--- design.v ---
`timescale 1ns/10ps
module  CED(
  input  clk,
  input  rst,
  input  enable,
  output reg ird,
  input  [7:0] idata,	
  output reg [13:0] iaddr,
  output reg cwr_mag_0,
  output reg [12:0] cdata_mag_wr0,
  output reg crd_mag_0,
  input  [12:0] cdata_mag_rd0,
  output reg [13:0] caddr_mag_0,
  output reg cwr_ang_0,
  output reg [12:0] cdata_ang_wr0,
  output reg crd_ang_0,
  input  [12:0] cdata_ang_rd0,
  output reg [13:0] caddr_ang_0,
  output reg cwr1,
  output reg [12:0] cdata_wr1,
  output reg crd1,
  input  [12:0] cdata_rd1,
  output reg [13:0] caddr_1,
  output reg cwr2,
  output reg [12:0] cdata_wr2,
  output reg [13:0] caddr_2,
  output done
);
  parameter INITIAL = 2'd0;
  parameter LAYER0  = 2'd1;
  parameter LAYER1  = 2'd2;
  parameter LAYER2  = 2'd3;
  parameter READ    = 2'd0;
  parameter EXECUTE = 2'd1;
  parameter WRITE   = 2'd2;
  reg  [2:0]  top_cs;
  reg  [2:0]  top_ns;
  reg  [2:0]  inner_cs;
  reg  [2:0]  inner_ns;
  reg  [13:0] p0_addr;  
  reg  [13:0] p1_addr;  
  reg  [12:0] gx_pixel;
  reg  [12:0] gy_pixel;
  reg  [5:0]  read0_cnt;
  reg  [2:0]  read1_cnt;
  reg  [3:0]  read2_cnt;
  reg  [7:0]  row_cnt;
  reg  [7:0]  column_cnt;
  reg         boundary0;
  wire        boundary;
  reg  [12:0] hys_data;
  wire        read_enable;
  wire        skip_to_write;
  wire        skip_to_write0;
  wire        skip_to_write1;
  wire        skip_to_write2;
  wire layer0_done;
  wire layer1_done;
  wire layer2_done;
  wire read0_done;
  wire read1_done;
  wire read2_done;
  wire read_done;
  assign read0_done = (read0_cnt==6'd41);
  assign read1_done = (read1_cnt==3'd6);
  assign read2_done = (read2_cnt==4'd12);
  assign layer0_done = (top_cs==LAYER0 && row_cnt==8'd126);
  assign layer1_done = (top_cs==LAYER1 && row_cnt==8'd126);
  assign layer2_done = (top_cs==LAYER2 && row_cnt==8'd126);
  assign read_enable = (crd_ang_0||crd_mag_0);
  assign boundary = (boundary0 & column_cnt!=0);
  assign read_done = (read0_done||read1_done||read2_done);
  assign skip_to_write0 = (read2_cnt==3 && hys_data>=13'd100);  
  assign skip_to_write1 = (read2_cnt==3 && hys_data<13'd50);    
  assign skip_to_write2 = (read2_cnt>=4 && read2_cnt<=12 && hys_data>=13'd100);    
  assign skip_to_write  = (skip_to_write0||skip_to_write1||skip_to_write2);
  assign done = layer2_done;
  always @(posedge clk, posedge rst) begin
    if (rst) begin
      top_cs <= INITIAL;
    end else begin
      top_cs <= top_ns;
    end
  end
  always @(*) begin
    top_ns=top_cs;
      case (top_cs)
        INITIAL:
          begin
            if (enable) begin
              top_ns=LAYER0;
            end
          end
        LAYER0:
          begin
            if (layer0_done) begin
              top_ns=LAYER1;
            end
          end
        LAYER1:
          begin
            if (layer1_done) begin
              top_ns=LAYER2;
            end
          end
        LAYER2:
          begin
          end
      endcase
  end
  always @(posedge clk, posedge rst) begin
    if (rst) begin
      inner_cs <= READ;
    end else begin
      inner_cs <= inner_ns;
    end
  end
  always @(*) begin
    inner_ns=inner_cs;
      case (inner_cs)
        READ:
          begin
            if (boundary0||skip_to_write) begin
              inner_ns=WRITE;
            end else if (read_done) begin
              inner_ns=EXECUTE;
            end
          end
        EXECUTE:
          begin
            inner_ns=WRITE;
          end
        WRITE:
          begin
            inner_ns=READ;
            if (boundary||layer1_done) begin
              inner_ns=WRITE;
            end
          end
      endcase
  end
  always @(*) begin
    ird=0;
    cwr_ang_0=0;
    cwr_mag_0=0;
    if (top_cs==LAYER0) begin
      case (inner_cs)
        READ:
          begin
            ird=1;
          end
        EXECUTE:
          begin
            ird=1;
          end
        WRITE:
          begin
            ird=1;
            cwr_ang_0=1;
            cwr_mag_0=1;
          end
      endcase
    end
  end
  always @(*) begin
    cwr1=0;
    crd_ang_0=0;
    crd_mag_0=0;
    if (top_cs==LAYER1) begin
      case (inner_cs)
        READ:
          begin
            crd_ang_0=1;
            crd_mag_0=1;
          end
        EXECUTE:
          begin
          end
        WRITE:
          begin
            cwr1=1;
          end
      endcase
    end
  end
  always @(*) begin
    crd1=0;
    cwr2=0;
    if (top_cs==LAYER2) begin
      case (inner_cs)
        READ:
          begin
            crd1=1;
          end
        EXECUTE:
          begin
          end
        WRITE:
          begin
            cwr2=1;
          end
      endcase
    end
  end
  wire [7:0] column_cnt_up;
  assign column_cnt_up = column_cnt+1;
  always @(posedge clk, posedge rst) begin
    if (rst) begin
      column_cnt <= 0;
    end else begin
      if (layer1_done) begin
        column_cnt <= 0;
      end else if (column_cnt!=8'd125 && inner_cs==WRITE) begin
        column_cnt <= column_cnt_up;
      end else if (column_cnt==8'd125 && inner_cs==WRITE) begin
        column_cnt <= 0;
      end
    end
  end
  wire [7:0] row_cnt_up;
  assign row_cnt_up = row_cnt+1;
  always @(posedge clk, posedge rst) begin
    if (rst) begin
      row_cnt <= 0;
    end else begin
      if (layer0_done||layer1_done) begin
        row_cnt <= 0;
      end else if (column_cnt!=8'd125 && inner_cs==WRITE) begin 
        row_cnt <= row_cnt;
      end else if (column_cnt==8'd125 && inner_cs==WRITE) begin
        row_cnt <= row_cnt_up;
      end
    end
  end
  wire [5:0] read0_cnt_up;
  assign read0_cnt_up = read0_cnt+1;
  always @(posedge clk, posedge rst) begin
    if (rst) begin
      read0_cnt <= 0;
    end else begin
      if (ird && read0_cnt!=6'd41) begin
        read0_cnt <= read0_cnt_up;
      end else if (ird && read0_cnt==6'd41) begin
        read0_cnt <= 0;
      end
    end
  end
  wire [2:0] read1_cnt_up;
  assign read1_cnt_up = read1_cnt+1;
  always @(posedge clk, posedge rst) begin
    if (rst) begin
      read1_cnt <= 0;
    end else begin
      if (read_enable && read1_cnt!=3'd6) begin
        read1_cnt <= read1_cnt_up;
      end else if (read_enable && read1_cnt==3'd6) begin
        read1_cnt <= 0;
      end
    end
  end
  wire [3:0] read2_cnt_up;
  assign read2_cnt_up = read2_cnt+1;
  always @(posedge clk, posedge rst) begin
    if (rst) begin
      read2_cnt <= 0;
    end else begin
      if (skip_to_write) begin
        read2_cnt <= 0;
      end else begin
        if (crd1 && read2_cnt!=4'd12) begin
          read2_cnt <= read2_cnt_up;
        end else if (crd1 && read2_cnt==4'd12) begin
          read2_cnt <= 0;
        end
      end
    end
  end
  wire [13:0] p0_addr_cnt_up; 
  wire [13:0] p0_addr_cnt_up3;
  assign p0_addr_cnt_up  = p0_addr+1;
  assign p0_addr_cnt_up3 = p0_addr+3;
  always @(posedge clk, posedge rst) begin
    if (rst) begin
      p0_addr <= 14'd129;
    end else begin
      if (read0_cnt==6'd8 && column_cnt!=8'd125) begin
        p0_addr <= p0_addr_cnt_up;
      end else if (read0_cnt==6'd8 && column_cnt==8'd125) begin
        p0_addr <= p0_addr_cnt_up3;
      end
    end
  end
  wire [13:0] p1_addr_cnt_up; 
  assign p1_addr_cnt_up  = p1_addr+1;
  always @(posedge clk, posedge rst) begin
    if (rst) begin
      p1_addr <= 14'd126;
    end else begin
      if (layer1_done) begin
        p1_addr <= 14'd126;
      end else if (top_cs>=LAYER1 && inner_cs==WRITE && row_cnt>=8'd1) begin
        p1_addr <= p1_addr_cnt_up;
      end
    end
  end
  wire [13:0] p0_addr1; 
  reg  [14:0] var1;
  assign p0_addr1=p0_addr+var1;  
  always @(*) begin
    var1 = 0;
    case (read0_cnt)
      0:  
        begin
          var1 = -14'd129;
        end
      1:  
        begin
          var1 = -14'd128;
        end
      2:  
        begin
          var1 = -14'd127;
        end
      3:  
        begin
          var1 = -14'd1;
        end
      4:  
        begin
          var1 = 0;
        end
      5:  
        begin
          var1 = 14'd1;
        end
      6:  
        begin
          var1 = 14'd127;
        end
      7:  
        begin
          var1 = 14'd128;
        end
      8:  
        begin
          var1 = 14'd129;
        end
    endcase
  end
  wire [13:0] p1_addr1;
  reg [14:0] var2;
  assign p1_addr1=p1_addr+var2;  
  always @(*) begin
    var2 = 0;
    case (read1_cnt)
      3:
        begin
          if (cdata_ang_rd0==13'd0) begin
            var2 = -14'd1;
          end else if (cdata_ang_rd0==13'd135) begin
            var2 = -14'd127;
          end else if (cdata_ang_rd0==13'd90) begin
            var2 = -14'd126;
          end else begin  
            var2 = -14'd125;
          end
        end
      4:
        begin
          if (cdata_ang_rd0==13'd0) begin
            var2 = 14'd1;
          end else if (cdata_ang_rd0==13'd135) begin
            var2 = 14'd127;
          end else if (cdata_ang_rd0==13'd90) begin
            var2 = 14'd126;
          end else begin  
            var2 = 14'd125;
          end
        end
    endcase
    if (hys_data>=13'd50 && hys_data<13'd100) begin
      case (read2_cnt)
        3: 
          begin
            var2 = -14'd127;
          end
        4: 
          begin
            var2 = -14'd126;
          end
        5: 
          begin
            var2 = -14'd125;
          end
        6: 
          begin
            var2 = -14'd1;
          end
        7: 
          begin
            var2 = 14'd1;
          end
        8: 
          begin
            var2 = 14'd125;
          end
        9: 
          begin
            var2 = 14'd126;
          end
        10: 
          begin
            var2 = 14'd127;
          end
      endcase
    end
  end
  always @(posedge clk, posedge rst) begin
    if (rst) begin
      iaddr<=0;
    end else begin
      if (ird) begin
        case (read0_cnt)
          0:
            begin
              iaddr<=p0_addr1;
            end
          1: 
            begin
              iaddr<=p0_addr1;
            end
          2:
            begin
              iaddr<=p0_addr1;
            end
          3:
            begin
              iaddr<=p0_addr1;
            end
          4:
            begin
              iaddr<=p0_addr1;
            end
          5:
            begin
              iaddr<=p0_addr1;
            end
          6:
            begin
              iaddr<=p0_addr1;
            end
          7:
            begin
              iaddr<=p0_addr1;
            end
          8:
            begin
              iaddr<=p0_addr1;
            end 
        endcase
      end
    end
  end
  reg  [9:0] idata_buffer_x;  
  wire [8:0] idata_mul2;
  assign idata_mul2 = idata<<1;
  always @(posedge clk, posedge rst) begin
    if (rst) begin
      idata_buffer_x <= 0;
    end else begin
      if (layer0_done) begin
        idata_buffer_x <= 0;
      end else if (ird) begin
        case (read0_cnt)
          2:
            begin
              idata_buffer_x <= -idata;
            end
          3:
            begin
              idata_buffer_x <= 0;
            end
          4:
            begin
              idata_buffer_x <= idata;
            end
          5:
            begin
              idata_buffer_x <= -idata_mul2;
            end
          6:
            begin
              idata_buffer_x <= 0;
            end
          7:
            begin
              idata_buffer_x <= idata_mul2;
            end
          8:
            begin
              idata_buffer_x <= -idata;
            end
          9:
            begin
              idata_buffer_x <= 0;
            end 
          10:
            begin
              idata_buffer_x <= idata;
            end 
        endcase
      end
    end
  end
  reg  [9:0] idata_buffer_y;  
  always @(posedge clk, posedge rst) begin
    if (rst) begin
      idata_buffer_y <= 0;
    end else begin
      if (layer0_done) begin
        idata_buffer_y <= 0;
      end else if (ird) begin
        case (read0_cnt)
          2:
            begin
              idata_buffer_y <= -idata;
            end
          3:
            begin
              idata_buffer_y <= -idata_mul2;
            end
          4:
            begin
              idata_buffer_y <= -idata;
            end
          5:
            begin
              idata_buffer_y <= 0;
            end
          6:
            begin
              idata_buffer_y <= 0;
            end
          7:
            begin
              idata_buffer_y <= 0;
            end
          8:
            begin
              idata_buffer_y <= idata;
            end
          9:
            begin
              idata_buffer_y <= idata_mul2;
            end 
          10:
            begin
              idata_buffer_y <= idata;
            end 
        endcase
      end
    end
  end
  wire [12:0] gx_pixel_sum;  
  assign gx_pixel_sum = $signed(gx_pixel)+$signed(idata_buffer_x);
  always @(posedge clk, posedge rst) begin
    if (rst) begin
      gx_pixel <= 0;
    end else begin
      if (read0_cnt>=6'd3) begin
        gx_pixel <= gx_pixel_sum;
      end else begin
        gx_pixel <= 0;
      end
    end
  end
  wire [12:0] gy_pixel_sum;  
  assign gy_pixel_sum = $signed(gy_pixel)+$signed(idata_buffer_y);
  always @(posedge clk, posedge rst) begin
    if (rst) begin
      gy_pixel <= 0;
    end else begin
      if (read0_cnt>=6'd3) begin
        gy_pixel <= gy_pixel_sum;
      end else begin
        gy_pixel <= 0;
      end
    end
  end
  reg  [12:0] mag0;
  wire [12:0] absolute_gx;
  wire [12:0] absolute_gy;
  wire [12:0] absolute_sum;
  assign absolute_gx = (gx_pixel_sum[12]==1)?(~gx_pixel_sum)+1:gx_pixel_sum; 
  assign absolute_gy = (gy_pixel_sum[12]==1)?(~gy_pixel_sum)+1:gy_pixel_sum; 
  assign absolute_sum = absolute_gx + absolute_gy;
  always @(posedge clk, posedge rst) begin
    if (rst) begin
      mag0 <= 0;
    end else begin
      mag0 <= absolute_sum;
    end
  end
  always @(posedge clk, posedge rst) begin
    if (rst) begin
      cdata_mag_wr0 <= 0;
    end else begin
      if (read0_cnt==12) begin
        cdata_mag_wr0 <= mag0;
      end
    end
  end
  wire [13:0] caddr_mag_0_cnt_up;
  assign caddr_mag_0_cnt_up = caddr_mag_0+1;
  always @(posedge clk, posedge rst) begin
    if (rst) begin
      caddr_mag_0 <= 0;
    end else begin
      if (cwr_mag_0) begin
        caddr_mag_0 <= caddr_mag_0_cnt_up;
      end else if (crd_mag_0) begin
        caddr_mag_0 <= p1_addr1;
      end
    end
  end
  wire [28:0] gy_pixel_sum_shf16 = gy_pixel_sum<<16;
  wire [28:0] div_out;
  divider2 div(
    .clk(clk),
    .rst(rst),
    .dividend(gy_pixel_sum_shf16),
    .divisor(gx_pixel_sum),
    .read0_cnt(read0_cnt),
    .out(div_out)
  );
  reg  [28:0] temp_result;
  always @(posedge clk, posedge rst) begin
    if (rst) begin
      temp_result <= 0;
    end else begin
      if (read0_cnt==6'd41) begin
        temp_result <= div_out;
      end
    end
  end
  reg ang_is_0;
  reg ang_is_90;
  always @(posedge clk, posedge rst) begin
    if (rst) begin
      ang_is_0 <= 0;
    end else begin
      if (read0_cnt==11) begin
        if (gy_pixel_sum==0 && gx_pixel_sum==0) begin
          ang_is_0 <= 1;
        end else begin
          ang_is_0 <= 0;
        end
      end
    end
  end
  always @(posedge clk, posedge rst) begin
    if (rst) begin
      ang_is_90 <= 0;
    end else begin
      if (read0_cnt==11) begin
        if (gy_pixel_sum!=0 && gx_pixel_sum==0) begin
          ang_is_90 <= 1;
        end else begin
          ang_is_90 <= 0;
        end
      end
    end
  end
  reg  [12:0] ang;
  always @(posedge clk, posedge rst) begin
    if (rst) begin
      ang <= 13'd0;
    end else begin
      if (ang_is_0) begin
        ang <= 13'd0;
      end else if (ang_is_90) begin
        ang <= 13'd90;
      end else begin
        if ($signed(temp_result)<$signed(29'h00006A09)&&$signed(temp_result)>$signed(29'h1FFF95F7)) begin
          ang <= 13'd0;
        end else if ($signed(temp_result)>$signed(29'h00006A09)&&$signed(temp_result)<$signed(29'h00026A09)) begin
          ang <= 13'd45;
        end else if ($signed(temp_result)>$signed(29'h00026A09)||$signed(temp_result)<$signed(29'h1FFD95F7)) begin
          ang <= 13'd90;
        end else if ($signed(temp_result)<$signed(29'h1FFF95F7)&&$signed(temp_result)>$signed(29'h1FFD95F7)) begin
          ang <= 13'd135;
        end
      end
    end
  end
  always @(*) begin
    cdata_ang_wr0 = ang;
  end
  wire [13:0] caddr_ang_0_cnt_up;
  assign caddr_ang_0_cnt_up = caddr_ang_0+1;
  always @(posedge clk, posedge rst) begin
    if (rst) begin
      caddr_ang_0 <= 0;
    end else begin
      if (cwr_ang_0) begin
        caddr_ang_0 <= caddr_ang_0_cnt_up;
      end else if (crd_ang_0) begin
        caddr_ang_0 <= p1_addr;
      end
    end
  end
  reg [12:0] mag1_0;
  reg [12:0] mag1_1;
  reg [12:0] mag1_2;
  always @(posedge clk, posedge rst) begin
    if (rst) begin
      mag1_0 <= 0;
    end else begin
      if (read1_cnt==3'd4) begin
        mag1_0 <= cdata_mag_rd0;
      end
    end
  end
  always @(posedge clk, posedge rst) begin
    if (rst) begin
      mag1_1 <= 0;
    end else begin
      if (read1_cnt==3'd5) begin
        mag1_1 <= cdata_mag_rd0;
      end
    end
  end
  always @(posedge clk, posedge rst) begin
    if (rst) begin
      mag1_2 <= 0;
    end else begin
      if (read1_cnt==3'd6) begin
        mag1_2 <= cdata_mag_rd0;
      end
    end
  end
  always @(*) begin
    boundary0 = 0;
    if (top_cs>=LAYER1) begin
      if (row_cnt==0||row_cnt==8'd125||column_cnt==0||column_cnt==8'd125) begin
        boundary0 = 1;
      end
    end
  end
  always @(*) begin
    cdata_wr1 = 0;
    if (boundary0) begin
      cdata_wr1 = 0;
    end else begin
      if (mag1_0>=mag1_1 && mag1_0>=mag1_2) begin
        cdata_wr1 = mag1_0;
      end
    end
  end
  wire [13:0] caddr_1_cnt_up;
  assign caddr_1_cnt_up = caddr_1+1;
  always @(posedge clk, posedge rst) begin
    if (rst) begin
      caddr_1 <= 0;
    end else begin
      if (cwr1) begin
        caddr_1 <= caddr_1_cnt_up;
      end else if (crd1) begin
        caddr_1 <= p1_addr1;
      end 
    end
  end
  always @(posedge clk, posedge rst) begin
    if (rst) begin
      hys_data <= 0;
    end else begin
      if (read2_cnt>=3'd2) begin
        if (cdata_rd1>=hys_data) begin
          hys_data <= cdata_rd1;
        end
      end else if (read2_cnt==3'd1) begin
        hys_data <= 0;
      end
    end
  end
  always @(*) begin
    cdata_wr2 = 0;
    if (boundary0) begin
      cdata_wr2 = 0;
    end else begin
      if (hys_data>=13'd100) begin
        cdata_wr2 = 13'd255;
      end else if (hys_data<13'd50) begin
        cdata_wr2 = 0;
      end 
    end
  end
  wire [13:0] caddr_2_cnt_up;
  assign caddr_2_cnt_up = caddr_2+1;
  always @(posedge clk, posedge rst) begin
    if (rst) begin
      caddr_2 <= 0;
    end else begin
      if (cwr2) begin
        caddr_2 <= caddr_2_cnt_up;
      end
    end
  end
endmodule
module divider2 (
  input                clk,
  input                rst,
  input      [28:0]    dividend,   
  input      [12:0]    divisor,    
  input      [5:0]     read0_cnt,
  output reg [28:0]    out
);
  parameter S0  = 0;
  parameter S1  = 1;
  parameter S2  = 2;
  parameter S3  = 3;
  parameter S4  = 4;
  parameter S5  = 5;
  parameter S6  = 6;
  parameter S7  = 7;
  parameter S8  = 8;
  parameter S9  = 9;
  parameter S10 = 10;
  parameter S11 = 11;
  parameter S12 = 12;
  parameter S13 = 13;
  parameter S14 = 14;
  parameter S15 = 15;
  parameter S16 = 16;
  parameter S17 = 17;
  parameter S18 = 18;
  parameter S19 = 19;
  parameter S20 = 20;
  parameter S21 = 21;
  parameter S22 = 22;
  parameter S23 = 23;
  parameter S24 = 24;
  parameter S25 = 25;
  parameter S26 = 26;
  parameter S27 = 27;
  parameter S28 = 28;
  reg [4:0]  div_cs;
  reg [4:0]  div_ns;
  reg        sign;
  reg [28:0] udividend;  
  reg [12:0] udivisor;   
  reg [13:0] udividend_reg;
  reg [28:0] merchant;
  reg [12:0] remainder;
  always @(posedge clk, posedge rst) begin
    if (rst) begin
      div_cs <= S0;
    end else begin
      if (read0_cnt>=12 && read0_cnt<41) begin
        div_cs <= div_ns;
      end else begin
        div_cs <= S0;
      end
    end
  end
  always @(*) begin
    div_ns = div_cs;
    case (div_cs)
      S0:
        begin
          div_ns = S1;
        end
      S1:
        begin
          div_ns = S2;
        end
      S2:
        begin
          div_ns = S3;
        end
      S3:
        begin
          div_ns = S4;
        end
      S4:
        begin
          div_ns = S5;
        end
      S5:
        begin
          div_ns = S6;
        end
      S6:
        begin
          div_ns = S7;
        end
      S7:
        begin
          div_ns = S8;
        end
      S8:
        begin
          div_ns = S9;
        end
      S9:
        begin
          div_ns = S10;
        end
      S10:
        begin
          div_ns = S11;
        end
      S11:
        begin
          div_ns = S12;
        end
      S12:
        begin
          div_ns = S13;
        end
      S13:
        begin
          div_ns = S14;
        end
      S14:
        begin
          div_ns = S15;
        end
      S15:
        begin
          div_ns = S16;
        end
      S16:
        begin
          div_ns = S17;
        end
      S17:
        begin
          div_ns = S18;
        end
      S18:
        begin
          div_ns = S19;
        end
      S19:
        begin
          div_ns = S20;
        end
      S20:
        begin
          div_ns = S21;
        end
      S21:
        begin
          div_ns = S22;
        end
      S22:
        begin
          div_ns = S23;
        end
      S23:
        begin
          div_ns = S24;
        end
      S24:
        begin
          div_ns = S25;
        end
      S25:
        begin
          div_ns = S26;
        end
      S26:
        begin
          div_ns = S27;
        end
      S27:
        begin
          div_ns = S28;
        end
      S28:
        begin
          div_ns = S0;
        end
    endcase
  end
  reg [28:0] udividend0;
  reg [12:0] udivisor0;
  always @(*) begin
    udividend0 = (dividend[28]==1) ? ~(dividend)+1 : dividend;
    udivisor0 = (divisor[12]==1)  ? ~(divisor)+1  : divisor;  
  end
  always @(posedge clk, posedge rst) begin
    if (rst) begin
      udividend <= 0;
      udivisor  <= 0;
    end else begin
      if (read0_cnt==11) begin
        udividend <= udividend0;
        udivisor  <= udivisor0;
      end
    end
  end
  always @(*) begin
    udividend_reg = 0;
    case (div_cs)
      S0:
        begin
          udividend_reg = udividend[28];
        end
      S1:
        begin
          udividend_reg = {remainder, udividend[27]};
        end
      S2:
        begin
          udividend_reg = {remainder, udividend[26]};
        end
      S3:
        begin
          udividend_reg = {remainder, udividend[25]};
        end
      S4:
        begin
          udividend_reg = {remainder, udividend[24]};
        end
      S5:
        begin
          udividend_reg = {remainder, udividend[23]};
        end
      S6:
        begin
          udividend_reg = {remainder, udividend[22]};
        end
      S7:
        begin
          udividend_reg = {remainder, udividend[21]};
        end
      S8:
        begin
          udividend_reg = {remainder, udividend[20]};
        end
      S9:
        begin
          udividend_reg = {remainder, udividend[19]};
        end
      S10:
        begin
          udividend_reg = {remainder, udividend[18]};
        end
      S11:
        begin
          udividend_reg = {remainder, udividend[17]};
        end
      S12:
        begin
          udividend_reg = {remainder, udividend[16]};
        end
      S13:
        begin
          udividend_reg = {remainder, udividend[15]};
        end
      S14:
        begin
          udividend_reg = {remainder, udividend[14]};
        end
      S15:
        begin
          udividend_reg = {remainder, udividend[13]};
        end
      S16:
        begin
          udividend_reg = {remainder, udividend[12]};
        end
      S17:
        begin
          udividend_reg = {remainder, udividend[11]};
        end
      S18:
        begin
          udividend_reg = {remainder, udividend[10]};
        end
      S19:
        begin
          udividend_reg = {remainder, udividend[9]};
        end
      S20:
        begin
          udividend_reg = {remainder, udividend[8]};
        end
      S21:
        begin
          udividend_reg = {remainder, udividend[7]};
        end
      S22:
        begin
          udividend_reg = {remainder, udividend[6]};
        end
      S23:
        begin
          udividend_reg = {remainder, udividend[5]};
        end
      S24:
        begin
          udividend_reg = {remainder, udividend[4]};
        end
      S25:
        begin
          udividend_reg = {remainder, udividend[3]};
        end
      S26:
        begin
          udividend_reg = {remainder, udividend[2]};
        end
      S27:
        begin
          udividend_reg = {remainder, udividend[1]};
        end
      S28:
        begin
          udividend_reg = {remainder, udividend[0]};
        end
    endcase
  end
  wire [28:0] merchant_shf;
  wire [28:0] merchant_shf_up;
  assign merchant_shf = (merchant<<1);
  assign merchant_shf_up = (merchant<<1)+1;
  always @(posedge clk, posedge rst) begin
    if (rst) begin
      merchant <= 0;
    end else begin
      if (read0_cnt==41) begin
        merchant <= 0;
      end else begin
        if (udividend_reg>=udivisor && read0_cnt>=12) begin
          merchant <= merchant_shf_up;   
        end else begin
          merchant <= merchant_shf;      
        end
      end
    end
  end
  wire [12:0] remainder0;
  assign remainder0 = udividend_reg-udivisor;
  always @(posedge clk, posedge rst) begin
    if (rst) begin
      remainder <= 0;
    end else begin
      remainder <= udividend_reg;
      if (udividend_reg>=udivisor) begin
        remainder <= remainder0;  
      end
    end
  end
  wire sign_bit = dividend[28]^divisor[12];
  always @(posedge clk, posedge rst) begin
    if (rst) begin
      sign <= 0;
    end else begin
      if (read0_cnt==11) begin
        sign <= sign_bit;
      end
    end
  end
  always @(*) begin
    out = (sign==1) ? (~merchant)+1 : merchant;
  end
endmodule
--- run.sh ---
#!/bin/bash
# the make line also repeats each setting of config.mk as NAME=value (left out here)
make -C /OpenROAD-flow-scripts/flow DESIGN_CONFIG=/design/flow/config.mk WORK_HOME=/design/flow/orfs CLKGATE_MAP_FILE= finish
--- config.mk ---
export PLATFORM = sky130hd
export DESIGN_NAME = CED
export DESIGN_NICKNAME = CED
export VERILOG_FILES = /design/flow/design.v
export SDC_FILE = /design/flow/constraint.sdc
export NUM_CORES = 4
export LEC_CHECK = 0
export CAP_MARGIN = 10
export CELL_PAD_IN_SITES_DETAIL_PLACEMENT = 1
export CELL_PAD_IN_SITES_GLOBAL_PLACEMENT = 3
export CORE_MARGIN = 9
export CORE_UTILIZATION = 62
export GPL_ROUTABILITY_DRIVEN = 0
export GPL_TIMING_DRIVEN = 0
export MAX_ROUTING_LAYER = met4
export MIN_ROUTING_LAYER = met1
export PLACE_DENSITY_LB_ADDON = 0.22
export SETUP_SLACK_MARGIN = 1.14
export SLEW_MARGIN = 40
export TNS_END_PERCENT = 10
--- constraint.sdc ---
create_clock -name core_clock -period 4.62 [get_ports {clk}]
set_input_delay 0.9240 -clock core_clock [delete_from_list [all_inputs] [get_ports {clk}]]
set_output_delay 0.9240 -clock core_clock [all_outputs]
set_load 0.01 [all_outputs]
==> run notes, run 1 <==
Results of the run.

The synthesized design spends more area on one cell type than any other, namely dfrtp_1. After synthesis, the share of flip-flops with an asynchronous set or reset is 1.00. The synthesis stat section lists a flop and latch total of 393. For reference, the top logic cell family by area is simple AND/OR/NAND/NOR gates. The synthesis run shows the most used standard cells to be dfrtp_1, nand2_1, nor2_1, o21ai_0, a21oi_1. The synthesized netlist contains 83 unique library cells.

In this run, the synthesized area fraction spent on adder and majority cells is recorded as 0.0869. The flow did not finish. Yosys reports the multiplexer fraction of the synthesized area as 0.0495. The share of synthesized area in the top cell type comes to 0.425.

The pre-placement core utilization is 0.631. From left edge to right edge, the die measures 209 microns. The tool reported: "[ERROR FLW-0024] Place density exceeds 1.0 (current PLACE_DENSITY_LB_ADDON =  0.22). Please check if the value of  PLACE_DENSITY_LB_ADDON is between 0 and 0.99". After synthesis the cells add up to around 0.023 sq mm. Per the synthesis report, the XOR/XNOR share of the synthesized area is 0.0653. The average instance area after synthesis is 9.57 sq um. The synthesis report names the predominant flop master as dfrtp_1.

The chip occupies 0.0435 sq mm. In this run, the synthesized area fraction spent on and/or/nand/nor cells is recorded as 0.166. The complex-gate fraction of the synthesized area is 0.152. The vertical extent of the die is 209 microns. The synthesized netlist cell count is between 2000 and 2500.

The summed standard-cell area reported by yosys is 0.0225 sq mm. The post-synth tally of flip-flops with integrated enable is 0. The last stage reached is 3_1_place_gp_skip_io.

For this run, the register share of the synthesized area comes to 0.438. The Yosys warning count is 2. According to the floorplan report, the placeable core area is roughly 0.036 sq mm. The most frequent cell after synthesis is dfrtp_1.

After synthesis, the design contains between 2000 and 2500 cells according to Yosys. By area the synthesized netlist is led by dfrtp_1, ha_1, mux2_2. Row generation in the floorplan step produced 69 rows.
==> run 2, diff against run 1 <==
- CAP_MARGIN: 10 -> 20
- CELL_PAD_IN_SITES_DETAIL_PLACEMENT: 1 -> default
- CELL_PAD_IN_SITES_GLOBAL_PLACEMENT: 3 -> default
- CORE_MARGIN: 9 -> 2
- CORE_UTILIZATION: 62 -> 72
- GPL_ROUTABILITY_DRIVEN: 0 -> default
- GPL_TIMING_DRIVEN: 0 -> default
- MAX_ROUTING_LAYER: met4 -> default
- MIN_ROUTING_LAYER: met1 -> default
- PLACE_DENSITY_LB_ADDON: 0.22 -> 0.24
- SETUP_SLACK_MARGIN: 1.14 -> 0.96
- SLEW_MARGIN: 40 -> 20
- TNS_END_PERCENT: 10 -> default
- clock period: 4.62 -> 4.91 ns (I/O delays scaled with it)
==> run notes, run 2 <==
Implementation results.

The total overflow left after global routing is 0. As logged by OpenROAD, the buffers inserted on ports number approximately 170. The first global-routing pass estimated 111000 microns of wire. The multi-input logic area is 0.0128 sq mm. OpenSTA lists the critical path startpoint as gy_pixel[0].

The flow measured a signed area growth from synthesis to layout of 23.3%. The maximum number of pins on one net before global-route repair is around 120. The number of DRC markers in iteration 0 is between 3000 and 4000.

The post-placement cell area is 0.0247 sq mm. The synthesis run identifies the leading combinational cell family as simple AND/OR/NAND/NOR gates. For this design, the CTS-stage hold fixing added 0 buffers. The worst reg2reg path depth is 20. The number of max-cap violations is 0. Per the OpenROAD floorplan log, the height of the die is 181 microns. For this run, the slowest stage of the critical path takes 0.50 ns. The most area-hungry cell type in the Yosys netlist is dfrtp_1.

The floorplan has roughly 64 rows. Of the total power, the clock network draws 0.482. The detailed placement HPWL is 40000 microns. Registers take ~0.0099 sq mm. In the finished design, the share of the clock period the worst path needs comes to 1.01.

Of the total power, combinational logic draws 0.044. In this run, power in flip-flops and latches comes to 3.27 mW. The type of the worst setup path is reg -> reg. After synthesis, the share of flip-flops with an asynchronous set or reset is 1.00. The summed instance area of the synthesized netlist is 0.0225 sq mm.

The most frequent cell after synthesis is dfrtp_1. The CTS tree is done. For the worst min-delay path, the startpoint reported by OpenROAD is iaddr[7]. The report lists the violated layout checks as negative setup slack. Checking hold timing, the worst path is listed with class reg -> reg.

The slowest library cell on the worst path is xnor2_2. The maximum level of the CTS H-tree is 2. According to the floorplan report, the placeable core area is 0.0307 sq mm. The tightest hold path in the finished design has a slack of roughly 0.48 ns.

The final timing report gives a worst setup slack of -0.0484 ns. The report lists the cells along the critical path as ha_2, inv_2, fa_2, nand2b_4, a21oi_4, nor4b_4, nor3b_2, a221oi_4, xnor2_4, buf_6, a21oi_1, xnor2_2, ha_1, a21oi_2, o21bai_1, a21oi_2, nor2b_2, a221oi_2, o31ai_2, xnor2_1. After synthesis, the cell types taking the most area are dfrtp_1, ha_1, mux2_2. The final antenna-violating net count is 0. Per the TritonCTS log, the buffer count is ~42.

Switching power as a fraction of the total was reported as 0.230. The post-synth tally of flip-flops with integrated enable is 0. Synthesis produced 2352 cells. The initial antenna violation count is 0.

The first detailed-routing pass took 8 iterations. The share of synthesized cell area in and, or, nand and nor gates is 0.166. The final total negative setup slack is -0.0484 ns. The fraction of post-synthesis cell area in the top cell type by area is 0.425. The run finished, with violations left. The startpoint of the lowest-slack register-to-register path is gy_pixel[0]. After the last flow step, the layout net total stands at 2801. The cell-mix breakdown from Yosys lists the XOR/XNOR area share as 0.0653. The data arrival time of the critical path is between 5 and 6 ns. The average instance area after synthesis is 9.57 sq um.

STA classifies the critical path startpoint as a register. The register bit count reported by yosys is 393. In the final report, the number of hold violations comes to 0. The data required time of the critical path is 5.36 ns.

Per STA, the worst path accumulates the most delay in the family AND-OR/OR-AND gates. In the final layout, the fill cell count is 1109. The pre-placement core utilization is 0.734. The power drawn by the clock network is 3.33 mW. At the pin with the least slew margin, the transition time is 1.17 ns. The master cell of the clock root buffer is clkbuf_16. The commonest cells after synthesis are dfrtp_1, nand2_1, nor2_1, o21ai_0, a21oi_1. The maximum fanout along the worst path is 6. For this block, the routed nets add up to ~79000 microns of wire. The register area share after synthesis is 0.438. The deepest clock path buffer count is 3.

The final instance count without filler cells is ~3000. The Yosys warning count is 2. The part of the power in registers is 0.474.

The via count normalized by instance count is between 7 and 8. Per the summary, power density relative to cell area is about 250 mW/mm^2. The count of clock tree sinks is 393. Measured along the x axis, the die boundary spans 181 microns.

In this run, distinct cell masters in the synthesized netlist total 83. Detailed routing inserted a total of 21848 vias. The last timing report of the flow puts the setup violation total at 1. The capturing instance or port of the critical path is mag0[12]. The cell area after layout is 0.0277 sq mm. The final RePlAce weighted congestion is 0.931. The script extracted a total leakage power of 12.8 nW. The cell repeated most along the worst path is a21oi_2. The floorplan die area is approximately 0.033 sq mm. The adder-cell area share of the yosys netlist is 0.0869.

For the worst-skew pair, the clock arrives at the later sink with an insertion delay of 0.57 ns. The cell internal power dissipation is 5.31 mW. The count of cell instances traversed by the critical path is 20. Per the synthesis report, the AND-OR/OR-AND share of the synthesized area is 0.152.

The number of global-route vias before repair is 20775. Looking at the worst setup and hold paths, the clock pins of their registers show a slew of 0.07 ns. The worst-case max-slew headroom was logged as 0.214. The power dissipated in combinational cells is just over 0.3 mW.

The worst hold path stage count is 2. The nature of the critical path endpoint is a register. The net switching power is between 1.5 and 2 mW. The final timing report lists a max-slew violation count of 0. The share of the core filled with cells in the final layout is 0.904. Setup repair after global routing could not meet its margin everywhere. The tool warning count for the run is 51. The number of buffers and inverters on the critical path is 2. After synthesis, the share of cell area in mux cells is 0.0495.

In this run the count of I/O pins placed on the die edge is approximately 180. The sink of the worst hold path is iaddr[7]. The most used flip-flop cell after synthesis is dfrtp_1.

IR analysis of the VDD net gives a maximum drop of 0.353 mV. After detailed routing, the number of remaining DRC violations is 0. The worst-case clock skew is 0.0267 ns. The combined global-route utilization of all metal layers is 0.421. Per the detail_route report, routed wire per instance is 25.9 microns. The highest attainable clock frequency is 0.202 GHz. The number of instances in the placed design is 2858. Counting I/O delays and the setup requirement, the final critical path takes 4.96 ns.

The flop-to-flop setup slack is -0.05 ns. After synthesis, the chip area reported by Yosys is 0.0225 sq mm. The highest-power group is clock. The yosys cell count is ~2400.

The capturing point of the worst reg2reg path is mag0[12].
## run 2: routing by layer
metal | part of all wire | GRT usage | wire (microns) | vias up
li1 | - | - | - | 8751
met1 | 0.33 | 0.511 | 26100 | 10353
met2 | 0.46 | 0.702 | 36400 | 2075
met3 | 0.12 | 0.0895 | 9430 | 669
met4 | 0.084 | 0.232 | 6620 | 0
met5 | 0 | 0 | 0 | -
## run 2: cell type report
class                      count  share of cell area
tap                          396              0.0179
antenna                        1           0.0000902
inverter                     134              0.0185
sequential                   393               0.355
clock buffer                  69              0.0475
multi-input combinational   1738               0.460
timing repair buffer         290              0.0977
clock inverter                 9             0.00343
## run 2: repair_timing
item	4_1_cts	5_1_grt
pin swaps	78	69
resized	190	96
cloned	1	0
endpoints found under the setup margin	55	66
endpoints found under the hold margin	0	0
setup buffers	50	42
## run 2: per-stage QoR
stage | power, mW | setup slack, ns
2_1_floorplan | 3.48 | -1.35
3_3_place_gp | 3.57 | 0.116
3_5_place_dp | 3.58 | 0.0377
4_1_cts | 6.77 | 0.601
5_1_grt | 7.04 | 0.00428
6_report | 6.90 | -0.0484
==> run 3, diff against run 2 <==
- CORE_ASPECT_RATIO: default -> 0.91
- CORE_UTILIZATION: 72 -> 40
- HOLD_SLACK_MARGIN: default -> 0.03
- PLACE_DENSITY_LB_ADDON: 0.24 -> 0.1
- SETUP_SLACK_MARGIN: 0.96 -> default
- clock period: 4.91 -> 5.0 ns (I/O delays scaled with it)
==> run notes, run 3 <==
Implementation results.

Max-cap violations in this run came to 0. The data required time of the critical path is 4.00 ns. After filler insertion, the fill cell instance count of the layout stands at 5155. Timing analysis after detailed placement gives a worst setup slack of -0.0688 ns.

The number of placed I/O pins is between 150 and 200. The actual slew at the worst max-slew pin is around 1.0 ns. The number of antenna cells inserted is 0. The final total negative setup slack is 0 ns. The clock network power reported by the tool is roughly 3.3 mW. The average wire per standard cell is 17.3 microns. The deepest clock path buffer count is 3. Yosys reports the multiplexer fraction of the synthesized area as 0.0495. The CTS tree is done.

Along the worst hold path, the cell count comes to 1. Counting distinct cell types in the post-synthesis netlist gives 83. The switching portion of total power comes to 0.225.

The startpoint of the lowest-slack register-to-register path is idata_buffer_y[4]. Sorting the synthesized cells by area gives the leading types as dfrtp_1, ha_1, mux2_2. The port buffer count is around 170. The vertical die dimension reported for this design is 230 microns.

The capture point of the worst register-to-register path is recorded as mag0[12]. The slowest library cell on the worst path is clkdlybuf4s50_1. The horizontal die dimension is ~250 microns.

The critical path runs through a total of 13 cells. The power report lists cell-internal power as between 5 and 6 mW. The summed instance area of the synthesized netlist is between 0.02 and 0.025 sq mm.

Grouping non-sequential cells by family puts the most area in simple AND/OR/NAND/NOR gates. The count of endpoints failing setup in the final report is 0. The number of global-route vias before repair is around 17000.

The cell sequence reported for the critical path is ha_1, nor2b_1, o21a_1, o21a_1, o21a_1, o21a_1, o21a_1, o21ai_0, nand2b_1, a2111oi_4, nor3_4, and2_1, clkdlybuf4s50_1. The via count normalized by instance count is 5.37. The largest total area in the synthesized netlist belongs to dfrtp_1.

The adder-cell area share of the yosys netlist is 0.0869. The wire length of the first global-routing pass is 92800 microns. The initial antenna violation count is 0.

The maximum cell stage delay along the critical path is 0.48 ns. Overall power consumption after layout is estimated at 6.79 mW. The hold violation total from the final report is 0. The complex-gate fraction of the synthesized area is 0.152. The DRC violations left is 0. The total area inside the core boundary comes to 0.0553 sq mm. The worst hold path begins at div.div_cs[7]. The final RePlAce weighted congestion is 0.847.

The pre-placement core utilization is 0.407. The logs give a warning total of 42. The combined global-route utilization of all metal layers is 0.196. The count of clock tree sinks is 393.

The number of nets at the end of the flow is 2729. Measured in cells, the most critical reg-to-reg path has a length of 19. The capturing instance or port of the critical path is cdata_wr1[11].

The worst vdd rail ir drop is about 0.22 mV. The flop-to-flop setup slack is 0.47 ns. The critical path buffer and inverter count is 1. The parity-gate share of the synthesized area counting xor and xnor cells is 0.0653. The tightest min-delay check is of the reg -> reg type. The power report puts the leakage power at 12.2 nW. The final global-route overflow total is 0.

The post-route fraction of the period consumed by the critical path is 0.954. Sorting the synthesized cells by how often they occur yields dfrtp_1, nand2_1, nor2_1, o21ai_0, a21oi_1. The detail route stage leaves a number of antenna-violating nets equal to 0. For this run, the leading register cell type out of synthesis is dfrtp_1.

Per the log, the first TritonRoute iteration ended with a DRC count of approximately 1300. Data on the critical path arrives at its endpoint at 3.77 ns. Tracing the worst setup path back leads to its startpoint at mag1_0[1]. The family of cells with the greatest summed delay on the critical path is AND-OR/OR-AND gates.

The final critical delay including setup and external delays is 4.77 ns. The H-tree was split into 2 levels. Among all cell types in the netlist, the one instantiated most often is dfrtp_1.

The power attributed to sequential cells is around 3.2 mW. The proportion of power drawn by combinational gates is 0.039. In this run, CTS created clock tree buffers numbering 45.

The post-synth tally of flip-flops with integrated enable is 0. The register bit count reported by yosys is 393. The part of the total power dissipated in the clock network is 0.489. The share of the core filled with cells in the final layout is 0.482.

In the log, the iteration count for the first detailed-route pass is 6. Of the total synthesized cell area, the portion taken by AND, OR, NAND and NOR gates is 0.166. The master cell of the clock root buffer is clkbuf_16. The minimum setup slack in the final design is roughly 0.23 ns. The floorplan die area is 0.0582 sq mm. The area occupied by registers is 0.00985 sq mm. The layout report lists the multi-input gate area as 0.0118 sq mm. The final max-slew violation count recorded for this run is 0. The worst-case clock skew is 0.0271 ns. Across all checked pins, the minimum headroom to the slew limit is 0.301. The clock-pin slew of the registers on the worst-case setup and hold paths is ~0.06 ns.

Looking at the setup timing report, the critical path kind is reg -> out. The share of total power dissipated in sequential elements is 0.473. The cts-stage hold buffer count is 0. After synthesis, the share of flip-flops with an asynchronous set or reset is 1.00. The summed standard-cell area reported by yosys is roughly 0.023 sq mm. The net switching power is 1.53 mW. Entering global routing, the biggest net connects 89 pins. The final wirelength is 56700 microns.

In this run the mean area of a mapped cell was 9.57 sq um. In this run the power density over the cells is 255 mW/mm^2. Detailed routing inserted a total of 17583 vias. Per the Yosys statistics, synthesis produced 2352 cells. In this run the post-CTS setup repair buffer count came out at 0. Setup repair after global routing left no endpoint under its margin.

The cell row count is around 82. Counting the warning lines in the Yosys log gives 2.

The cell repeated most along the worst path is o21a_1. Synthesis produced 2352 cells. The highest-power group is clock. The latest clock arrival within the worst-skew pair is 0.59 ns. STA classifies the critical path endpoint as a primary output. For hold timing, the worst endpoint is div.div_cs[0]. Between the synthesized netlist and the finished layout, the area growth was recorded as 18.6%.

Of the post-synthesis cell area, the dominant cell type holds 0.425. The highest attainable clock frequency is ~0.21 GHz. Per Yosys stat, the portion of area used by sequential elements is 0.438.

The worst setup path is launched from a register. The final hold slack is 0.473 ns. In the placement report, post-DP HPWL is listed as 41500 microns. The power dissipated in combinational cells is 0.262 mW. The run finished with no timing, DRC or antenna violations. Along the worst path, the maximum fanout reaches 12.
==> run 3: metrics by stage <==
| step | instance area [sq um] | cells |
|---|---|---|
| global placement | 25100 | 3193 |
| finish | 26700 | 3274 |
| CTS | 26600 | 3273 |
| detailed placement | 25100 | 3193 |
| floorplan | 22500 | 2361 |
| global route | 26700 | 3274 |
==> run 3: layout make-up <==
| type | instances | share of cell area |
|---|---|---|
| multi-input combinational | 1738 | 0.443 |
| tap | 714 | 0.0335 |
| sequential | 393 | 0.369 |
| clock buffer | 66 | 0.0500 |
| timing repair buffer | 215 | 0.0793 |
| inverter | 134 | 0.0190 |
| clock inverter | 14 | 0.00558 |
==> run 3: per-layer routing <==
metal	routed length [microns]	vias up	GRT usage
met4	1190	0	0.0462
met3	2260	78	0.0321
met2	24700	334	0.297
li1	-	8634	-
met5	0	-	0
met1	28600	8537	0.292
==> run 3: timing repair <==
action	CTS	global route
setup endpoints to repair	12	15
gates cloned	0	0
pin swaps	0	1
resized	5	7
==> run 4, diff against run 3 <==
- CORE_ASPECT_RATIO: 0.91 -> default
- CORE_UTILIZATION: 40 -> 72
- CTS_CLUSTER_DIAMETER: default -> 229
- CTS_CLUSTER_SIZE: default -> 36
- HOLD_SLACK_MARGIN: 0.03 -> default
- PLACE_DENSITY_LB_ADDON: 0.1 -> default
- SETUP_SLACK_MARGIN: default -> 0.2
- clock period: 5.0 -> 3.37 ns (I/O delays scaled with it)
==> run notes, run 4 <==
Results of the run.

The cell-mix breakdown from Yosys lists the XOR/XNOR area share as 0.0653. In this run the horizontal extent of the chip is 181 microns. The leading register cell type out of synthesis is dfrtp_1.

In the synthesized netlist, the dominant kind of combinational cell is simple AND/OR/NAND/NOR gates. The register bit count reported by yosys is 393. Counting every instance in the synthesized netlist gives roughly 2400.

The post-synthesis mux area share is 0.0495. According to the CTS report, the clock sink count is 393. After synthesis, the netlist uses 83 different library cells. The final RePlAce weighted congestion is between 0.9 and 1. The worst slack after detailed placement is -1.16 ns. The synthesis report gives the async set-or-reset register share as 1.00.

The mapped netlist covers between 0.02 and 0.025 sq mm. The number of instances in the placed design is ~3100. The most frequent cell after synthesis is dfrtp_1.

The most area-hungry cell type in the Yosys netlist is dfrtp_1. The complex-gate fraction of the synthesized area is 0.152. The cell-mix breakdown from Yosys lists the simple-gate area share as 0.166. The number of buffers added by the clock tree synthesis step is 14.

After synthesis, the most frequently instantiated cells are dfrtp_1, nand2_1, nor2_1, o21ai_0, a21oi_1. The detailed placement HPWL is 45500 microns. The report lists the number of standard-cell rows as 64. In this run the clock root is driven by a clkbuf_16. The number of placed I/O pins is 181. In this run, the synthesized area fraction spent on adder and majority cells is recorded as 0.0869. The share of synthesized area in the top cell type comes to 0.425. The die is 181 microns tall.

The first error in the log reads "[ERROR DPL-0038] Utilization greater than 100%, impossible to legalize". The cts-stage hold buffer count is 0. Looking at the clock tree report, the maximum root-to-sink buffer count equals 3. The Yosys warning count is 2. CTS built an H-tree with a depth of 1.

The initial utilization of the core area, before any placement, comes to 0.734. In this run the cell area measured after placement is 0.0270 sq mm. The post-synth tally of flip-flops with integrated enable is 0.

The flow did not finish. The yosys cell count is 2352. The floorplan die area is about 0.033 sq mm. The chip area line in the Yosys stat output reads between 0.02 and 0.025 sq mm. The standard cell core area is 0.0307 sq mm. In this run the mean area of a mapped cell was 9.57 sq um. The share of the Yosys chip area taken by registers is 0.438.

The last stage reached is 5_1_grt. In the post-synthesis netlist, the biggest area contributors are dfrtp_1, ha_1, mux2_2. The count of buffers added on input and output ports is 170.
-- run 4: what timing repair did --
| action | CTS |
|---|---|
| buffers inserted | 90 |
| cloned | 1 |
| endpoints found under the setup margin | 94 |
| gates resized | 264 |
| pin swaps | 97 |
==> run 5, diff against run 4 <==
- ABC_AREA: default -> 1
- CTS_CLUSTER_DIAMETER: 229 -> default
- CTS_CLUSTER_SIZE: 36 -> default
- PLACE_DENSITY_LB_ADDON: default -> 0.24
- SETUP_SLACK_MARGIN: 0.2 -> 1.02
- TNS_END_PERCENT: default -> 5
- clock period: 3.37 -> 3.42 ns (I/O delays scaled with it)
==> run notes, run 5 <==
Results of the run.

The Yosys warning count is 2. The share of synthesized area in the top cell type comes to 0.402. The parity-gate share of the synthesized area counting xor and xnor cells is 0.0467. According to the Yosys statistics, the synthesized design has a chip area of 0.0238 sq mm. The die is ~190 microns wide. Looking at the clock tree report, the H-tree level count equals 2. The instance area at placement is 0.0268 sq mm. The first error in the log reads "[ERROR GRT-0232] Routing congestion too high. Check the congestion heatmap in the GUI".

The adder-cell area share of the yosys netlist is 0.0823. After technology mapping, the gate count stands at 2995. The initial utilization of the core area, before any placement, comes to 0.730. Of all flip-flops after synthesis, the portion carrying an async set or reset was 1.00. The largest family of logic cells by area is simple AND/OR/NAND/NOR gates. The average instance area after synthesis is about 7.9 sq um. The number of placed I/O pins is ~180. The post-synthesis mux area share is 0.00706. The number of instances in the placed design is 3678. Looking at the clock tree report, the root buffer type is clkbuf_16. Synthesis inferred ~390 register bits. The number of different library cells in the post-synthesis netlist is 70.

In this run, the synthesized area fraction spent on and/or/nand/nor cells is recorded as 0.223. The die is 186 microns tall. Per the OpenROAD floorplan log, the area of the die is 0.0345 sq mm. By area the synthesized netlist is led by dfrtp_1, nand2_1, ha_1. The port buffer count is 170. The combined global-route utilization of all metal layers is 0.795. The synthesis report names the predominant flop master as dfrtp_1. The complex-gate fraction of the synthesized area is 0.130. The total overflow left after global routing is 19.

The detailed placement HPWL is 44400 microns. The summed instance area of the synthesized netlist is roughly 0.024 sq mm. The placement summary gives the final routability congestion estimate as about 0.94. The number of buffers added by the clock tree synthesis step is 42.

The standard cell core area is 0.0325 sq mm. The yosys cell count is 2995. Counting flops with a built-in enable in the synthesized netlist gives 0.

The most common cell in the synthesized netlist is nand2_1. The share of the Yosys chip area taken by registers is 0.415. The deepest clock path buffer count is 3. The most area-hungry cell type in the Yosys netlist is dfrtp_1. The worst slack after detailed placement is -0.753 ns. The cell row count is 66.

The flow did not finish. The clock net in this run drives a total of 393 sinks. The commonest cells after synthesis are nand2_1, inv_1, dfrtp_1, nor2_1, o21ai_0. The last stage reached is 5_1_grt.
[run 5: layer usage]
layer | overflow | global-route usage
met1 | 0 | 0.784
met2 | 7 | 0.930
met3 | 4 | 0.677
met4 | 8 | 0.797
met5 | 0 | 0.455
[run 5: through the flow]
step	TNS (ns)	hold slack [ns]
after CTS	-1.37	0.464
after global placement	-7.80	0.427
after detailed placement	-11.95	0.436
after floorplan	-984.22	0.419
[run 5: what timing repair did]
item | 4_1_cts
gates cloned | 1
buffers inserted | 36
pin swaps | 134
endpoints found under the setup margin | 171
hold buffers | 0
gates resized | 361
hold endpoints to repair | 0
==> run 6, diff against run 5 <==
- ABC_AREA: 1 -> 0
- CAP_MARGIN: 20 -> 0
- CELL_PAD_IN_SITES_DETAIL_PLACEMENT: default -> 0
- CELL_PAD_IN_SITES_GLOBAL_PLACEMENT: default -> 3
- CORE_ASPECT_RATIO: default -> 1.74
- CORE_MARGIN: 2 -> 6
- CORE_UTILIZATION: 72 -> 40
- CTS_CLUSTER_SIZE: default -> 51
- GPL_ROUTABILITY_DRIVEN: default -> 0
- HOLD_SLACK_MARGIN: default -> 0.04
- MAX_ROUTING_LAYER: default -> met4
- PLACE_DENSITY_LB_ADDON: 0.24 -> 0.1
- SETUP_SLACK_MARGIN: 1.02 -> 0.66
- SLEW_MARGIN: 20 -> 30
- TNS_END_PERCENT: 5 -> default
- clock period: 3.42 -> 5.0 ns (I/O delays scaled with it)
==> run notes, run 6 <==
Implementation results.

In the hold timing report, the worst path depth is 1. The relative area change from synthesis to final layout is 20.6%. The complex-gate fraction of the synthesized area is 0.152. The final timing report lists a hold violation count of 0. By startpoint and endpoint, the worst setup path is classified as reg -> out. The power dissipated in combinational cells is 0.274 mW. The worst setup path is launched from a register. For the sequential group, total power comes out at 3.21 mW.

Detailed-route iteration 0 reported a violation count of 620. The flow ran to the end and the layout has no timing, DRC or antenna violations. The number of max-cap violations is 0. STA reports a reg2reg setup slack of 0.81 ns. Fill cells in the final layout number 5321. The fraction of registers with async set or reset after synthesis is 1.00. Endpoints with negative setup slack in the final report add up to 0. In this run, synthesis inferred 0 flip-flops with an integrated enable. The standard cell core area is 0.0555 sq mm. Cell internal power was estimated by the tool at 5.20 mW. Recorded from the global router log, the overflow total was 0. Dividing the detail-routed wire length by the instance count gives 18.8 microns. Per the OpenROAD timing report, the critical path contains 14 cells. The master cell of the clock root buffer is clkbuf_16. The synthesized netlist handed to floorplanning was reported with a cell count of 2352. The proportion of power drawn by combinational gates is 0.041. After clock tree synthesis, the clock-pin slew on the worst setup and hold paths is 0.06 ns. The clock net in this run drives a total of between 300 and 400 sinks. The main area contributors are dfrtp_1, ha_1, mux2_2.

The first-pass iteration count of the detailed router is 5. The initial antenna violation count is 0. The average instance area after synthesis is 9.57 sq um. The detailed placement HPWL is 46400 microns. The yosys cell count is 2352.

The maximum number of pins on one net before global-route repair is ~120. The report shows a maximum critical-path fanout of 6. Timing would allow up to 0.231 GHz. In the finished design, the share of the clock period the worst path needs comes to 0.866. The number of antenna cells inserted is 0. The total number of vias is 17775. The number of slew-limit violations in the final report is 0.

The final wirelength is about 60000 microns. The fraction of post-synthesis cell area in the top cell type by area is 0.425. The most area-hungry cell type in the Yosys netlist is dfrtp_1. The deepest clock path buffer count is 3. The leakage component of the power was reported as around 12 nW.

Measured against the total synthesized area, the mux share comes to 0.0495. Sorting the synthesis cell report by count puts at the top dfrtp_1. The post-route utilization of the core is recorded as 0.489.

The path with the worst hold slack has its endpoint at caddr_2[13]. The final critical delay including setup and external delays is 4.33 ns. For this run, the register share of the synthesized area comes to 0.438. Yosys reports that the most numerous cell types are dfrtp_1, nand2_1, nor2_1, o21ai_0, a21oi_1. The maximum cell stage delay along the critical path is 0.44 ns.

The wire length of the first global-routing pass is 98700 microns. Hold repair after CTS inserted 0 buffers. The nature of the critical path endpoint is a primary output. STA puts the critical path data arrival time at 3.33 ns. The CTS tree is done. The horizontal die dimension is 192 microns. The number of global-route vias before repair is 18419.

Tracing the worst setup path back leads to its startpoint at mag1_0[1]. In this run the remaining antenna-violating nets after routing total 0. TritonCTS created 42 clock buffers. The placement report lists the number of port buffers as 170. The minimum setup slack in the final design is between 0.6 and 0.7 ns.

In this run, the synthesized area fraction spent on and/or/nand/nor cells is recorded as 0.166. The vertical extent of the die is about 320 microns. After synthesis, the largest family of logic cells by area is simple AND/OR/NAND/NOR gates. The launch point of the worst min-delay path is recorded as caddr_2[13]. The number of placed I/O pins is 181. The power report attributes to the clock group a share of 0.479.

The switching component of the power was reported as approximately 1.5 mW. Clock latency on the worst-skew pair, taken at its later pin, is between 0.5 and 0.6 ns. The class of the tightest hold or removal check is reg -> reg. Per the post-place timing report, worst setup slack is -0.0997 ns.

The pre-placement core utilization is 0.406. The register bit count reported by yosys is 393. The cell that appears most often on the critical path is o21a_1.

Across the routed clock network, the largest skew measured is 0.0120 ns. The power drawn by the clock network is 3.21 mW. The critical path ends at cdata_wr1[12].

In this run, the synthesized area fraction spent on adder and majority cells is recorded as 0.0869. The via count normalized by instance count is 5.42. The cell sequence reported for the critical path is ha_4, nor2b_4, o21a_1, o21a_1, o21a_1, o21a_1, o21a_1, o21ai_1, nand2b_1, a2111oi_4, buf_4, nor3_4, and2_1, buf_2. The number of nets at the end of the flow is around 2800. In this run, the synthesized area fraction spent on xor and xnor cells is recorded as 0.0653. Setup repair after global routing could not meet its margin everywhere. The number of different library cells in the post-synthesis netlist is 83. The total number of warnings across the stage logs is approximately 48. For this run, the total global-route usage over all layers was measured as 0.201. The commonest register cell is dfrtp_1. The power per cell area is 247 mW/mm^2. The startpoint of the lowest-slack register-to-register path is idata_buffer_y[0].

The worst reg2reg path depth is 22. The timing report notes that buffer and inverter cells on the critical path total 2. Per the STA report, the cell with the highest stage delay on the worst path is dfrtp_2. The family of cells with the greatest summed delay on the critical path is AND-OR/OR-AND gates. The summed standard-cell area reported by yosys is 0.0225 sq mm. The summed instance area of the synthesized netlist is about 0.023 sq mm.

The capturing point of the worst reg2reg path is mag0[10]. The maximum level of the CTS H-tree is 2. In the power breakdown, the biggest contributor is registers. Measured against its own limit, the worst slew margin works out to 0.382. Switching power as a fraction of the total was reported as 0.223. Of the total power, registers draw 0.480. The DRC violations left is 0.

The data required time of the critical path is 4.00 ns. The Yosys warning count is 2. The overall die size recorded for this design is approximately 0.062 sq mm. The worst vdd rail ir drop is approximately 0.22 mV. The transition time recorded at the tightest slew-check pin is 0.925 ns.

In this run the core area contains 114 standard-cell rows.
run 6: routing by layer:
layer | up-vias | GRT usage | wire length [microns]
met1 | 8666 | 0.213 | 23100
met3 | 95 | 0.0285 | 2720
met2 | 333 | 0.377 | 33800
met5 | - | - | 0
met4 | 0 | 0.0676 | 2100
li1 | 8681 | - | -
run 6: area by class of cell:
cell class / count / area [sq um] / share of cell area
inverter: 134 / 507 / 0.0187
multi-input combinational: 1739 / 12200 / 0.451
clock buffer: 61 / 1200 / 0.0444
sequential: 393 / 9850 / 0.363
clock inverter: 15 / 189 / 0.00696
tap: 696 / 871 / 0.0321
timing repair buffer: 244 / 2280 / 0.0842
run 6: timing repair:
| action | CTS | global route |
|---|---|---|
| setup endpoints to repair | 26 | 42 |
| buffers inserted | 16 | 14 |
| pin swaps | 31 | 49 |
| cloned | 1 | 2 |
| resized | 87 | 76 |
run 6: metrics by stage:
| stage | std cells | hold slack (ns) | total power [mW] | instance area (sq um) | setup TNS, ns |
|---|---|---|---|---|---|
| floorplan | 2361 | 0.437 | 3.41 | 22600 | -488.53 |
| global placement | 3172 | 0.458 | 3.52 | 25000 | -0.144 |
| detailed placement | 3172 | 0.464 | 3.52 | 25100 | -0.322 |
| CTS | 3265 | 0.480 | 6.80 | 26700 | 0 |
| global route | 3282 | 0.497 | 6.95 | 27100 | 0 |
| finish | 3282 | 0.470 | 6.69 | 27100 | 0 |
==> run 7, diff against run 6 <==
- ABC_AREA: 0 -> default
- CAP_MARGIN: 0 -> 10
- CORE_ASPECT_RATIO: 1.74 -> default
- CORE_MARGIN: 6 -> 9
- CORE_UTILIZATION: 40 -> 62
- CTS_CLUSTER_SIZE: 51 -> default
- GPL_TIMING_DRIVEN: default -> 0
- HOLD_SLACK_MARGIN: 0.04 -> default
- MIN_ROUTING_LAYER: default -> met2
- PLACE_DENSITY_LB_ADDON: 0.1 -> 0.22
- SETUP_SLACK_MARGIN: 0.66 -> 1.14
- SLEW_MARGIN: 30 -> 40
- TNS_END_PERCENT: default -> 10
- clock period: 5.0 -> 6.26 ns (I/O delays scaled with it)
==> run notes, run 7 <==
Results of the run.

The parity-gate share of the synthesized area counting xor and xnor cells is 0.0653. From bottom edge to top edge, the die measures 209 microns. The pre-placement core utilization is 0.631. The post-synth tally of flip-flops with integrated enable is 0. The first error in the log reads "[ERROR FLW-0024] Place density exceeds 1.0 (current PLACE_DENSITY_LB_ADDON =  0.22). Please check if the value of  PLACE_DENSITY_LB_ADDON is between 0 and 0.99". In the synthesized netlist, the number of instances is 2352. By area, the combinational part of the netlist is dominated by simple AND/OR/NAND/NOR gates. In this run the cell area of the synthesized design comes to 0.0225 sq mm. Of the post-synthesis cell area, the part taken by muxes is 0.0495.

The average instance area after synthesis is 9.57 sq um. The most frequent cell after synthesis is dfrtp_1. According to the floorplan log, the row count is just under 70. Per the synth stats, the flop cell with the highest instance count is dfrtp_1. The register area share after synthesis is 0.438. The standard cell core area is 0.0357 sq mm.

The Yosys warning count is 2. By area the synthesized netlist is led by dfrtp_1, ha_1, mux2_2. The netlist uses 83 different library cells.

The share of synthesized cell area in and, or, nand and nor gates is 0.166. Yosys reports that the most numerous cell types are dfrtp_1, nand2_1, nor2_1, o21ai_0, a21oi_1. The most area-hungry cell type in the Yosys netlist is dfrtp_1. The fraction of registers with async set or reset after synthesis is 1.00.

The fraction of post-synthesis cell area in the top cell type by area is 0.425. Synthesis inferred 393 register bits. After synthesis, the design contains 2352 cells according to Yosys. The floorplan die area is between 0.04 and 0.05 sq mm.

The complex-gate fraction of the synthesized area is 0.152. The adder-cell area share of the yosys netlist is 0.0869. Post-synthesis, Yosys gives the total cell area as 0.0225 sq mm.

The flow halted during 3_1_place_gp_skip_io. The flow did not finish. The horizontal die dimension is ~210 microns.
==> run 8, diff against run 7 <==
- ABC_AREA: default -> 1
- CAP_MARGIN: 10 -> 20
- CELL_PAD_IN_SITES_DETAIL_PLACEMENT: 0 -> default
- CORE_MARGIN: 9 -> 2
- CORE_UTILIZATION: 62 -> 33
- CTS_CLUSTER_SIZE: default -> 39
- GPL_TIMING_DRIVEN: 0 -> default
- HOLD_SLACK_MARGIN: default -> 0.27
- MAX_ROUTING_LAYER: met4 -> met5
- PLACE_DENSITY: default -> 0.87
- PLACE_DENSITY_LB_ADDON: 0.22 -> default
- SETUP_SLACK_MARGIN: 1.14 -> default
- TNS_END_PERCENT: 10 -> default
- clock period: 6.26 -> 3.35 ns (I/O delays scaled with it)
==> run notes, run 8 <==
Implementation results.

The average wire per standard cell is 15.5 microns. The startpoint of the lowest-slack register-to-register path is idata_buffer_x[7]. The wire length of the first global-routing pass is 109000 microns. Per the detail_route log, met2 wirelength is around 36000 microns.

The maximum fanout along the worst path is 4. The normalized max-slew margin is 0.481. The vertical extent of the die is 272 microns. The master cell of the clock root buffer is clkbuf_16. The critical path crosses 28 cells after its start point.

The final instance count without filler cells is about 4400. TritonCTS built the clock tree. The critical path buffer and inverter count is 4. The largest family of logic cells by area is simple AND/OR/NAND/NOR gates. After clock tree synthesis, the clock-pin slew on the worst setup and hold paths is 0.06 ns. The finished cells cover a little over 0.03 sq mm. The summed instance area of the synthesized netlist is between 0.02 and 0.025 sq mm.

The maximum number of pins on one net before global-route repair is between 90 and 100. The summed standard-cell area reported by yosys is 0.0238 sq mm. The cell repeated most along the worst path is nand2_1.

After synthesis, the mean cell area works out to 7.93 sq um. The final global-route overflow total is 0. The endpoint of the worst hold path is reported as top_cs[0]. The count of nets left with antenna violations once routing finished came out at 0.

The combined global-route utilization of all metal layers is 0.270. The type of the worst setup path is reg -> reg. The register area share after synthesis is 0.415. Of the total power, registers draw 0.448. The Yosys warning count is 2. The relative area change from synthesis to final layout is 31.2%. The timing report attributes the biggest portion of critical-path delay to simple AND/OR/NAND/NOR gates.

In this run, the synthesized area fraction spent on xor and xnor cells is recorded as 0.0467. In this design, the stage delay of the slowest critical-path cell is around 0.40 ns. For this configuration, the core starts out at a cell density of 0.333. The report puts the hold buffer count at CTS at 0.

The number of buffers added by the clock tree synthesis step is roughly 49. The power drawn by the clock network is about 5.6 mW. The highest clock rate this design can be run at is around 0.28 GHz. The initial antenna violation count was 0.

The detailed placement HPWL is just under 50000 microns. The post-synthesis mux area share is 0.00706. The power report attributes to the combinational group a share of 0.025. The standard cell core area is 0.0714 sq mm. Per the placement log, port buffering inserted 170 buffers.

The deepest clock path buffer count is 3. During I/O placement, the number of pins put on the boundary was 181. The register bit count reported by yosys is 393.

Of all flip-flops after synthesis, the portion carrying an async set or reset was 1.00. The detailed router reports a met3 wire length of ~29000 microns. The required time at the worst endpoint is listed as 3.84 ns.

The final report lists the setup-violating endpoint count as 13. STA lists the startpoint of the worst hold path as top_cs[0]. The report lists the number of standard-cell rows as 98. Once routing completed, OpenROAD measured the worst setup slack at -0.271 ns. Once iteration 0 of detailed routing completed, the report listed ~3500 DRC markers. Dividing the detail-routed via count by the number of cells gives 6.70. The horizontal die dimension is 272 microns. The layout checks failed on negative setup slack. Per the synthesis report, the simple-gate share of the synthesized area is 0.223. For the combinational group, total power comes out at 0.265 mW. Of the total power, the clock network draws 0.527.

Per the post-place timing report, worst setup slack is -0.762 ns. In the final report, the number of hold violations comes to 0. The report counts max-capacitance violations totalling 0. The final route contains 29632 vias. The post-synth count of flops with an enable pin is 0. Internal power comes to 8.14 mW. The first-pass iteration count of the detailed router is 9. The commonest register cell is dfrtp_1. OpenSTA lists the critical path startpoint as idata_buffer_x[7]. The number of different library cells in the post-synthesis netlist is 70. The most area-hungry cell type in the Yosys netlist is dfrtp_1.

The post-route fraction of the period consumed by the critical path is 1.08. The startpoint type of the worst setup path is a register. For the pin with the worst max-slew slack, the measured transition is 0.776 ns. The number of global-route vias before repair came to 32396. The power per cell area is ~340 mW/mm^2. The fraction of power spent switching nets is 0.233. The final wirelength is 68400 microns.

After floorplanning, the die was sized to cover 0.0741 sq mm. Synthesis produced a netlist whose cell count is 2995. Per the STA report, the cell with the highest stage delay on the worst path is dfrtp_1. The share of synthesized area in the top cell type comes to 0.402. The highest-power group is clock.

The worst setup path is captured at a register. The path class of the tightest hold or removal check is reg -> reg. The run finished, with violations left. The detailed router put a total of 0 microns of wire on met1.

The setup check on the worst reg-to-reg path leaves a slack of -0.27 ns. The worst-case clock skew is 0.0174 ns. The instance area at placement is 0.0283 sq mm. Looking at the reg2reg group, the worst path ends at mag0[12]. Of the total synthesized cell area, the portion taken by full adders, half adders and majority gates is 0.0823. The final timing report derives a shortest allowable period of ~3.6 ns. The yosys cell count is 2995. The leakage component of the power was reported as 15.6 nW. The script parses the final routing iteration and logs DRC violations as 0. The final power report lists total power as roughly 11 mW. The most critical setup path has its endpoint at mag0[12].

Setup repair after global routing could not meet its margin everywhere. The worst vdd rail ir drop is ~0.34 mV. For this run, the post-layout net count is 3637.
-- run 8: metrics by stage --
stage / hold slack, ns / setup TNS (ns) / util
finish: 0.446 / -1.47 / 0.437
floorplan: 0.419 / -1005.62 / -
detailed placement: 0.437 / -12.49 / 0.396
global route: 0.489 / -5.94 / 0.437
global placement: 0.426 / -10.52 / 0.396
CTS: 0.448 / -0.923 / 0.426
-- run 8: cell type report --
| cell class | count | area (sq um) | area share |
|---|---|---|---|
| tap | 950 | 1190 | 0.0381 |
| sequential | 393 | 9850 | 0.316 |
| inverter | 496 | 1880 | 0.0603 |
| timing repair buffer | 458 | 3960 | 0.127 |
| multi-input combinational | 2037 | 12600 | 0.404 |
| antenna | 1 | 2.50 | 0.0000803 |
| clock inverter | 20 | 206 | 0.00662 |
| clock buffer | 70 | 1480 | 0.0474 |
-- run 8: timing repair --
item,CTS,global route
resized,122,180
gates cloned,0,2
pin swaps,28,59
buffers inserted,32,26
setup endpoints to repair,39,63
-- run 8: routing by layer --
| metal | up-vias | GRT usage |
|---|---|---|
| li1 | 10543 | - |
| met1 | 11098 | - |
| met2 | 7527 | 0.309 |
| met3 | 454 | 0.393 |
| met4 | 10 | 0.0383 |
| met5 | - | 0.0347 |
No activity file was given, so power comes from the tool's default toggle rates.
